## run 1
Design DE2_115_Project_Top, start of the top module:
module DE2_115_Project_Top (
    input  wire        CLOCK_50,
    input  wire        RST,       
    input  wire [3:0]  KEY,       
    input  wire [17:0] SW,        
    output wire [7:0]  LCD_DATA,
    output wire        LCD_RS,
    output wire        LCD_RW,
    output wire        LCD_EN,
    output wire        LCD_ON,   
    output wire        LCD_BLON
);
Size in the first run: about 520 flip-flops, about 37 I/O pins, ~36000 µm² of cells after synthesis.
clock: 5.76 ns
lec_check: 0
abc_area: 1
cap_margin: 20
cell_pad_in_sites_detail_placement: 2
cell_pad_in_sites_global_placement: 1
core_aspect_ratio: 0.57
core_margin: 2
core_utilization: 58
cts_cluster_diameter: 169
gpl_routability_driven: 1
gpl_timing_driven: 1
hold_slack_margin: -0.01
min_routing_layer: met2
place_density_lb_addon: 0.18
slew_margin: 0
tns_end_percent: 35
run.sh (not shown) runs the stock make flow with config.mk's settings and CLKGATE_MAP_FILE=.
Seen in the log of run 1: DPL-0033 during 3_5_place_dp, after which the run never completed.
[inputs] run 2 vs run 1
- clearing GPL_TIMING_DRIVEN, which used to be 1
- clearing HOLD_SLACK_MARGIN, which used to be -0.01
- clearing MIN_ROUTING_LAYER, which used to be met2
- clearing ABC_AREA, which used to be 1
- clearing CELL_PAD_IN_SITES_DETAIL_PLACEMENT, which used to be 2
- clearing TNS_END_PERCENT, which used to be 35
Notes after the runs:
- The layout from run 2, despite a flow that completed every stage, fails the layout checks, with the failing checks listed as setup timing.
- Seen in the log of run 1: DPL-0033 during 3_5_place_dp, after which the run never completed.
- NOTE post-synth area from yosys stat run 1->run 2 increased slightly
- In the reports for run 2 and run 1, the larger area share of and-or/or-and cells after synthesis belongs to run 1.
- Lower initial core utilization goes to run 1 over run 2.
The inputs of run 3 differ from those of run 2 as listed below.
- CTS_CLUSTER_DIAMETER: 169 -> unset
- GPL_ROUTABILITY_DRIVEN: 1 -> unset
- PLACE_DENSITY_LB_ADDON: 0.18 -> unset
- CORE_UTILIZATION: 58 -> 66
- CELL_PAD_IN_SITES_GLOBAL_PLACEMENT: 1 -> unset
- CORE_ASPECT_RATIO: 0.57 -> unset
- SLEW_MARGIN: 0 -> 20
- SETUP_SLACK_MARGIN: unset -> 3.63
- the clock period (ns, I/O delays scaled along): 5.76 -> 13.6
Run 3 ends up with a overall routing resource usage that is 1.4 points lower than in run 2. Against run 2, run 3 comes in 4.6 points higher on sequential share of layout area. Run 3 | stages: all done | timing, DRC, antenna: all pass. In run 2 the implementation ran to completion but is not tape-out ready, as the final checks report setup timing. Run 3 gives more number of clock buffers in the layout than run 2 did. A beginning of the critical path of cpu.lcd_value[0] is what run 3 shows, while cpu.lcd_value[1] belongs to run 2.
#### Input delta (run 4 over run 3)
- GPL_ROUTABILITY_DRIVEN newly set to 0
- ABC_AREA newly set to 1
- CTS_CLUSTER_DIAMETER newly set to 250
- SETUP_SLACK_MARGIN removed (was 3.63)
- PLACE_DENSITY_LB_ADDON newly set to 0.06
- CORE_UTILIZATION changed from 66 to 72
- the clock period (ns, I/O delays scaled along) changed from 13.6 to 6.82
## What came out
Summary — critical path required time, run 4 relative to run 3: lower, by 6740 ps.
Compared to run 3, run 4 has detailed-route via count 5989 higher.
As of run 4, area after synthesis had fallen slightly compared to run 3.
| sequential power | run 4 vs run 3 | about 100% higher |
Final checks on run 4, whose flow otherwise completed, came back failing, citing setup timing.


## job 2559
Starting RTL as in the previous note.
clock: 6.71 ns
lec_check: 0
abc_area: 1
cap_margin: 0
core_aspect_ratio: 0.91
core_margin: 2
core_utilization: 72
cts_cluster_diameter: 94
place_density: 0.41
slew_margin: 20
The final report for job 2559 shows a completed flow and a layout that fails verification, specifically negative setup slack.
### job 2559 -> job 8112
Settings: PLACE_DENSITY removed (was 0.41); SETUP_SLACK_MARGIN newly set to -0.58; CORE_ASPECT_RATIO removed (was 0.91); CAP_MARGIN changed from 0 to 20; PLACE_DENSITY_LB_ADDON newly set to 0.04; the clock period (ns, I/O delays scaled along) changed from 6.71 to 5.77.
Job 8112 had finished all stages when the layout checks came back failing, citing negative setup slack.
Of job 2559 and job 8112, job 8112 shows the lower post-route worst setup slack, with job 2559 above it.
Via count on job 8112 is up relative to job 2559.
In job 8112, the time the worst path needs with I/O delays and setup came out 0.34 ns above the value in job 2559.
Per the comparison of job 8112 with job 2559, count of buffers added by post-CTS timing repair for setup now smaller, worst reg-to-reg path cell count now larger, worst setup slack after placement now smaller, total power consumption of the routed design now larger, switching power of the nets now larger.
Job 8112: power attributed to the clock group higher than job 2559
Relative to job 2559, worst-case vdd ir drop has gone up in job 8112.
Modified inputs, job 262 compared to job 8112
Settings: clearing CTS_CLUSTER_DIAMETER, which used to be 94; putting CELL_PAD_IN_SITES_GLOBAL_PLACEMENT at 2 where nothing was set; swapping 20 for 15 in SLEW_MARGIN; clearing PLACE_DENSITY_LB_ADDON, which used to be 0.04; clearing ABC_AREA, which used to be 1; swapping 72 for 40 in CORE_UTILIZATION; clearing SETUP_SLACK_MARGIN, which used to be -0.58; swapping 5.77 for 20.0 in the clock period (ns, I/O delays scaled along).
==> results <==
- Job 262 | status: complete | timing, DRC, antenna: pass
- Met1 layer usage reported by global route: job 262 vs job 8112 down 21 points
- Relative to job 8112, the minimum hold slack of job 262 is higher by 0.047 ns.
- Final cell count without fillers in job 262 is 939 lower than in job 8112
The following lists how job 2583 was set up differently from job 262:
Settings: TNS_END_PERCENT now 40, previously not set; ABC_AREA now 1, previously not set; CTS_CLUSTER_SIZE now 51, previously not set.
--- outcome ---
- Per the final summary, job 2583 finished and its layout is clean on timing, DRC and antenna.
- Final worst slack in job 2583 is 0.92 ns above job 262.
- When job 2583 is set beside job 262, its global routing usage on met1 turns out to be 2.6 points larger.
- Looking at worst-case setup slack after placement across job 262 and job 2583, the one that comes out lower is job 262.
- NOTE peak supply drop job 262->job 2583 increased by a few percent
- Post-route minimum period on job 2583 is down relative to job 262.
- Looking at worst hold slack after final layout across job 262 and job 2583, the one that comes out higher is job 262.
- Slew at the pin closest to its max-slew limit is lower on job 262
- Width of the die, job 2583 vs job 262: down slightly
- Job 2583 against job 262: met2 track demand over resource in global routing shows an increase of 4.1 points; total length of routed met3 wires shows a reduction of about 5.6%.
- Taking job 2583 as 1.0, job 262 lands at 0.909 on maximum frequency from static timing analysis.
- Job 262 ended up with cpu.lcd_value[0]$_DFFE_PP_ as its launching instance or port of the critical path; job 2583 ended up with SW[17].
Relative to job 2583, the following input files were edited for job 6535:
Settings: swapping 15 for 20 in SLEW_MARGIN; clearing CELL_PAD_IN_SITES_GLOBAL_PLACEMENT, which used to be 2; swapping 40 for 19 in CORE_UTILIZATION; putting CTS_CLUSTER_DIAMETER at 147 where nothing was set; putting MIN_ROUTING_LAYER at met1 where nothing was set; clearing ABC_AREA, which used to be 1; putting CORE_ASPECT_RATIO at 0.95 where nothing was set; swapping 40 for 70 in TNS_END_PERCENT; clearing CTS_CLUSTER_SIZE, which used to be 51; putting SETUP_SLACK_MARGIN at 4.05 where nothing was set; putting CELL_PAD_IN_SITES_DETAIL_PLACEMENT at 1 where nothing was set; swapping 2 for 9 in CORE_MARGIN.
Job 6535 completed end to end with timing, DRC and antenna clean. Note that the routed length on met3 recorded for job 2583 amounts to 0.78 times the value seen in job 6535. Maximum frequency (job 6535 over job 2583): decrease, about 12%. Re number of nets in the finished design: job 6535 and job 2583 aren't equal, and the higher value belongs to job 2583. Of the two values seen for first element of the critical path, SW[17] was produced by job 2583 and cpu.lcd_value[1]$_DFFE_PP_ by job 6535.
Power and IR drop assume default switching activity.
